Setup of birch:
==> flow/design.v <==
module jt49_dcrm2 #(parameter sw=8) (
    input                clk,
    input                cen,
    input                rst,
    input         [sw-1:0]  din,
    output signed [sw-1:0]  dout
);
localparam dw=10;  
reg  signed [sw+dw:0] integ, exact, error;
reg  signed [sw:0] pre_dout;
reg signed [sw:0] q;
always @(*) begin
    exact = integ+error;
    q = exact[sw+dw:dw];
    pre_dout  = { 1'b0, din } - q;
end
assign dout = pre_dout[sw-1:0];
always @(posedge clk)
    if( rst ) begin
        integ <= {sw+dw+1{1'b0}};
        error <= {sw+dw+1{1'b0}};
    end else if( cen ) begin
        integ <= integ + pre_dout;  
        error <= exact-{q, {dw{1'b0}}};
    end
endmodule
module iir_1st_order
#(
	parameter COEFF_WIDTH = 18,
	parameter COEFF_SCALE = 15,
	parameter DATA_WIDTH  = 16,
	parameter COUNT_BITS  = 10
)
(
	input clk,
	input reset,
	input [COUNT_BITS - 1 : 0] div,
	input signed [COEFF_WIDTH - 1 : 0] A2, B1, B2,
   input signed [DATA_WIDTH - 1 :0] in,
   output [DATA_WIDTH - 1:0] out
);
	reg signed [DATA_WIDTH-1:0] x0,x1,y0;
	reg signed [DATA_WIDTH + COEFF_WIDTH - 1 : 0] out32;
	reg [COUNT_BITS - 1:0] count;
	assign out = y0;
	always @ (*) begin
		out32 <= (B1*x0 + B2*x1) - A2*y0;  
	end
	always @ (posedge clk) begin
		if(reset) begin
			count <= 0;
			x0 <= 0;
			x1 <= 0;
			y0 <= 0;
		end
		else begin
			count <= count + 1'd1;
			if (count == div - 1) begin
					count <= 0;
					y0 <= {out32[DATA_WIDTH + COEFF_WIDTH - 1] , out32[COEFF_SCALE + DATA_WIDTH - 2 : COEFF_SCALE]};
					x1 <= x0;
					x0 <= in;
			end
		end
	end
endmodule  
module iir_2nd_order
#(
	parameter COEFF_WIDTH = 18,
	parameter COEFF_SCALE = 14,
	parameter DATA_WIDTH  = 16,
	parameter COUNT_BITS  = 10
)
(
	input clk,
	input reset,
	input [COUNT_BITS - 1 : 0] div,
	input signed [COEFF_WIDTH - 1 : 0] A2, A3, B1, B2, B3,
   input signed [DATA_WIDTH - 1 : 0] in,
   output [DATA_WIDTH - 1 : 0] out
);
	reg signed [DATA_WIDTH-1 : 0] x0,x1,x2;
	reg signed [DATA_WIDTH-1 : 0] y0,y1;
	reg signed [(DATA_WIDTH + COEFF_WIDTH - 1) : 0] out32;
	reg [COUNT_BITS : 0] count;
	assign out = y0;
	always @ (*) begin
		out32 <= (B1*x0 + B2*x1 + B3*x2) - (A2*y0 + A3*y1);  
	end
	always @ (posedge clk) begin
		if(reset) begin
			count <=  0;
			x0 <= 0;
			x1 <= 0;
			x2 <= 0;
			y0 <= 0;
			y1 <= 0; 
		end
		else begin
			count <= count + 1'd1;
			if (count == div - 1) begin
					count <= 0;
					y1 <= y0;
					y0 <= {out32[DATA_WIDTH + COEFF_WIDTH - 1] , out32[(DATA_WIDTH + COEFF_SCALE - 2) : COEFF_SCALE]};
					x2 <= x1;
					x1 <= x0;
					x0 <= in;
			end
		end
	end
endmodule  
module arkanoid_lpf(
	input clk,
	input reset,
	input signed [15:0] in,
	output signed [15:0] out);
	wire [9:0] div = 10'd256;  
	wire signed [17:0] A2;
	wire signed [17:0] B2;
	wire signed [17:0] B1;
	wire signed [15:0] audio_post_lpf1;
	assign A2 = -18'd18211;
	assign B1 = 18'd7278;
	assign B2 = 18'd7278;
	iir_1st_order lpf6db(.clk(clk),
								.reset(reset),
								.div(div),
								.A2(A2),
								.B1(B1),
								.B2(B2),
								.in(in),
								.out(audio_post_lpf1)); 
	assign out = audio_post_lpf1;
endmodule
module arkanoid_audio
(
	input                clk_48m,
	input                reset,       
	input          [9:0] sound_raw,   
	input                pause,
	input                vol_boost,
	output signed [15:0] sound
);
reg [8:0] div;
always @(posedge clk_48m) begin
	if(!reset)
		div <= 9'd0;
	else
		div <= div + 9'd1;
end
wire dcrm_cen = !div;
wire signed [15:0] sound_dcrm;
jt49_dcrm2 #(16) dcrm
(
	.clk(clk_48m),
	.cen(dcrm_cen),
	.rst(~reset),
	.din({5'd0, sound_raw}),
	.dout(sound_dcrm)
);
wire signed [15:0] sound_filtered;
arkanoid_lpf lpf
(
	.clk(clk_48m),
	.reset(~reset),
	.in(sound_dcrm),
	.out(sound_filtered)
);
assign sound = pause ? 16'd0 : vol_boost ? (sound_filtered <<< 16'd5) : (sound_filtered <<< 16'd4);
endmodule
make LEC_CHECK=0 ABC_AREA=1 CAP_MARGIN=20 CELL_PAD_IN_SITES_DETAIL_PLACEMENT=1 CELL_PAD_IN_SITES_GLOBAL_PLACEMENT=3 CORE_MARGIN=8 CORE_UTILIZATION=54 CTS_CLUSTER_SIZE=90 GPL_ROUTABILITY_DRIVEN=0 PLACE_DENSITY_LB_ADDON=0.16 SETUP_SLACK_MARGIN=-1.72 SLEW_MARGIN=35 TNS_END_PERCENT=5 finish   # period 20.0 ns
run.sh (not shown) runs the stock make flow with config.mk's settings and CLKGATE_MAP_FILE=.
birch | ERROR | global placement without I/O
diff inputs: birch => cedar
- removing GPL_ROUTABILITY_DRIVEN (formerly 0)
- removing SETUP_SLACK_MARGIN (formerly -1.72)
- removing PLACE_DENSITY_LB_ADDON (formerly 0.16)
- removing ABC_AREA (formerly 1)
- removing TNS_END_PERCENT (formerly 5)
- removing CTS_CLUSTER_SIZE (formerly 90)
- changing CORE_UTILIZATION from 54 to 40
- changing CORE_MARGIN from 8 to 2
- removing CELL_PAD_IN_SITES_DETAIL_PLACEMENT (formerly 1)
- changing SLEW_MARGIN from 35 to 20
- removing CELL_PAD_IN_SITES_GLOBAL_PLACEMENT (formerly 3)
Results
- The flow did not stop early for cedar: all stages ran, and the layout cleared the timing, DRC and antenna checks.
- Area of the chip: lower on birch
- cedar — initial core utilization 14 points lower, birch as reference
- Synthesized area went down by a few percent going from birch to cedar.

========
Starts from the design.v that is shown in full above.
==> flow/config.mk <==
export PLATFORM = sky130hd
export DESIGN_NAME = arkanoid_audio
export DESIGN_NICKNAME = arkanoid_audio
export VERILOG_FILES = /design/flow/design.v
export SDC_FILE = /design/flow/constraint.sdc
export NUM_CORES = 4
export LEC_CHECK = 0
export ABC_AREA = 1
export CAP_MARGIN = 20
export CELL_PAD_IN_SITES_DETAIL_PLACEMENT = 0
export CORE_ASPECT_RATIO = 0.89
export CORE_MARGIN = 2
export CORE_UTILIZATION = 72
export CTS_CLUSTER_DIAMETER = 27
export CTS_CLUSTER_SIZE = 73
export GPL_ROUTABILITY_DRIVEN = 0
export HOLD_SLACK_MARGIN = -0.08
export MAX_ROUTING_LAYER = met4
export MIN_ROUTING_LAYER = met1
export PLACE_DENSITY = 0.66
export SETUP_SLACK_MARGIN = 2.18
export SLEW_MARGIN = 40
==> flow/constraint.sdc <==
create_clock -name core_clock -period 8.89 [get_ports {clk_48m}]
set_input_delay 1.7780 -clock core_clock [delete_from_list [all_inputs] [get_ports {clk_48m}]]
set_output_delay 1.7780 -clock core_clock [all_outputs]
set_load 0.01 [all_outputs]
The first run completed and failed the layout checks on setup timing.
Next try:
ABC_AREA = not set   (was 1)
CTS_CLUSTER_SIZE = 25   (was 73)
PLACE_DENSITY = not set   (was 0.66)
PLACE_DENSITY_LB_ADDON = 0.01   (was not set)
The new run completed and failed the layout checks on setup timing.
Routed wire length came out lower by 15%.
Via count drops by 11%.
Power went down by about 15%.
Worst setup slack degrades by 130 ps.
Next try:
CTS_CLUSTER_DIAMETER = not set   (was 27)
CTS_CLUSTER_SIZE = 22   (was 25)
PLACE_DENSITY_LB_ADDON = 0.09   (was 0.01)
SETUP_SLACK_MARGIN = not set   (was 2.18)
Result:
- The changed run completed, yet does not pass: setup timing
- final cell count decreases by 1.4%
- critical path depth stays the same
- setup slack is worse by 230 ps
Next try:
CTS_CLUSTER_DIAMETER = 27   (was not set)
CTS_CLUSTER_SIZE = 43   (was 22)
PLACE_DENSITY = 0.38   (was not set)
PLACE_DENSITY_LB_ADDON = not set   (was 0.09)
SETUP_SLACK_MARGIN = -0.4   (was not set)
=>
- The changed run finished with setup timing left
- clock-buffer cell count does not change
- worst hold slack gets better by 5.4 ps
- via count falls by 0.58%
- non-clock buffer count grows by 23
- design area goes up by 0.60%
- power goes up by 1.7%
- clock skew came out lower by 4.9 ps
- worst setup slack is better by 320 ps
- clock power goes up by about 3%
- first-iteration DRC count falls by 13%

========
// arkanoid_audio: RTL as listed in full above, without the edits since
clock: 17.0 ns
lec_check: 0
abc_area: 1
cap_margin: 20
cell_pad_in_sites_detail_placement: 2
core_aspect_ratio: 1.11
core_margin: 3
core_utilization: 58
cts_cluster_size: 45
hold_slack_margin: 0.19
slew_margin: 20
tns_end_percent: 40
The starting point failed in detailed placement (DPL-0033).
==> next run, changes <==
- CELL_PAD_IN_SITES_DETAIL_PLACEMENT: 2 -> not set
- CORE_ASPECT_RATIO: 1.11 -> not set
- CORE_MARGIN: 3 -> 2
- CORE_UTILIZATION: 58 -> 71
- CTS_CLUSTER_SIZE: 45 -> 72
- HOLD_SLACK_MARGIN: 0.19 -> not set
- SETUP_SLACK_MARGIN: not set -> 0.77
- TNS_END_PERCENT: 40 -> not set
- clock period: 17.0 -> 8.26 ns (I/O delays scaled with it)
=> The changed run ended with an error in global routing on GRT-0116. Die size came out lower by 20%. Synthesized area does not change. Synthesized cell count is unchanged.
==> next run, changes <==
- CORE_UTILIZATION: 71 -> 72
- CTS_CLUSTER_SIZE: 72 -> not set
- PLACE_DENSITY: not set -> 0.42
- SETUP_SLACK_MARGIN: 0.77 -> 0.97
- TNS_END_PERCENT: not set -> 15
- clock period: 8.26 -> 8.82 ns (I/O delays scaled with it)
Outcome: This time the run ran to the end with violations: negative setup slack. Synthesized area stays the same. Die area fell by 1.4%. Synthesized cell count is unchanged.

========
## run A
// arkanoid_audio: RTL as listed in full above, without the edits since
Settings: LEC_CHECK=0, CAP_MARGIN=20, CELL_PAD_IN_SITES_DETAIL_PLACEMENT=0, CORE_ASPECT_RATIO=0.89, CORE_MARGIN=7, CORE_UTILIZATION=60, CTS_CLUSTER_DIAMETER=292, CTS_CLUSTER_SIZE=99, GPL_ROUTABILITY_DRIVEN=0, HOLD_SLACK_MARGIN=0.12, MAX_ROUTING_LAYER=met4, MIN_ROUTING_LAYER=met1, PLACE_DENSITY=0.64, SETUP_SLACK_MARGIN=1.77, SLEW_MARGIN=40; clock period 8.89 ns.
In run A the implementation completed, yet the final layout does not meet the checks, the culprit being negative setup slack.
The following lists how run B was set up differently from run A:
Settings: changing HOLD_SLACK_MARGIN from 0.12 to -0.08; changing CORE_UTILIZATION from 60 to 72; changing CORE_MARGIN from 7 to 2; changing PLACE_DENSITY from 0.64 to 0.39; changing CTS_CLUSTER_SIZE from 99 to 80; removing CTS_CLUSTER_DIAMETER (formerly 292); removing SETUP_SLACK_MARGIN (formerly 1.77); changing SLEW_MARGIN from 40 to 0.
### Flow results
- The final report for run B shows a completed flow and a layout that fails verification, specifically negative setup slack.
- Comparing run B and run A, the higher multi-input gate area in the final layout was measured on run A.
- Between run B and run A, net load switching power is higher for run A, run B comes in under that.
- Non-clock buffer count ended up 27 lower on run B than on run A.
- The higher power came out of run A.
- Of run B and run A, run B shows the lower number of logic stages on the critical path including buffering, with run A above it.
- In run B relative to run A, met2 wire length had gone down slightly.
Setup changes, run B to run C
Settings: ABC_AREA: unset -> 1; CTS_CLUSTER_DIAMETER: unset -> 216; SETUP_SLACK_MARGIN: unset -> 0.78.
==> comparison <==
- | via count of the first global-routing pass | run C vs run B | 2956 higher |
- Run C vs run B — delay of the slowest critical-path stage rose 0.06 ns.
- Run C finished all stages; layout check result: FAIL, due to negative setup slack.
- [run C vs run B] post-synthesis cell type count: lower in run C
- When run C is set beside run B, its antenna diode count turns out to be 3 larger.
- Run C: number of tap cells inserted is 6 higher than what run B reported.
- Final area grows by a few percent when moving from run B to run C.
Input-level comparison between run D and run C:
Settings: a change of CORE_UTILIZATION from 72 to 65; a deleted SETUP_SLACK_MARGIN that had been 0.78; a deleted HOLD_SLACK_MARGIN that had been -0.08; a change of CTS_CLUSTER_DIAMETER from 216 to 292; a change of PLACE_DENSITY from 0.39 to 0.64; a change of SLEW_MARGIN from 0 to 40; a deleted ABC_AREA that had been 1; a change of CTS_CLUSTER_SIZE from 80 to 100; a change of CORE_MARGIN from 2 to 7.
### Flow results
[compare] base=run C new=run D: unique cell type count in the Yosys netlist rose by 30; share of power burned in combinational logic shrank by 8.2 points; net total in the final layout dropped about 9%. lpf.lpf6db.x0[9] as the origin of the worst setup path was reported by run D, and lpf.lpf6db.x0[14] by run C. Run D against run C: worst-skew pair later-pin latency went down 0.03 ns, worst setup slack went up 0.19 ns, switching share of power went down 8.7 points. Status for run C and run D: no clean run. In run C the implementation completed, yet the final layout does not meet the checks, the culprit being negative setup slack.
No activity file was given, so power comes from the tool's default toggle rates.
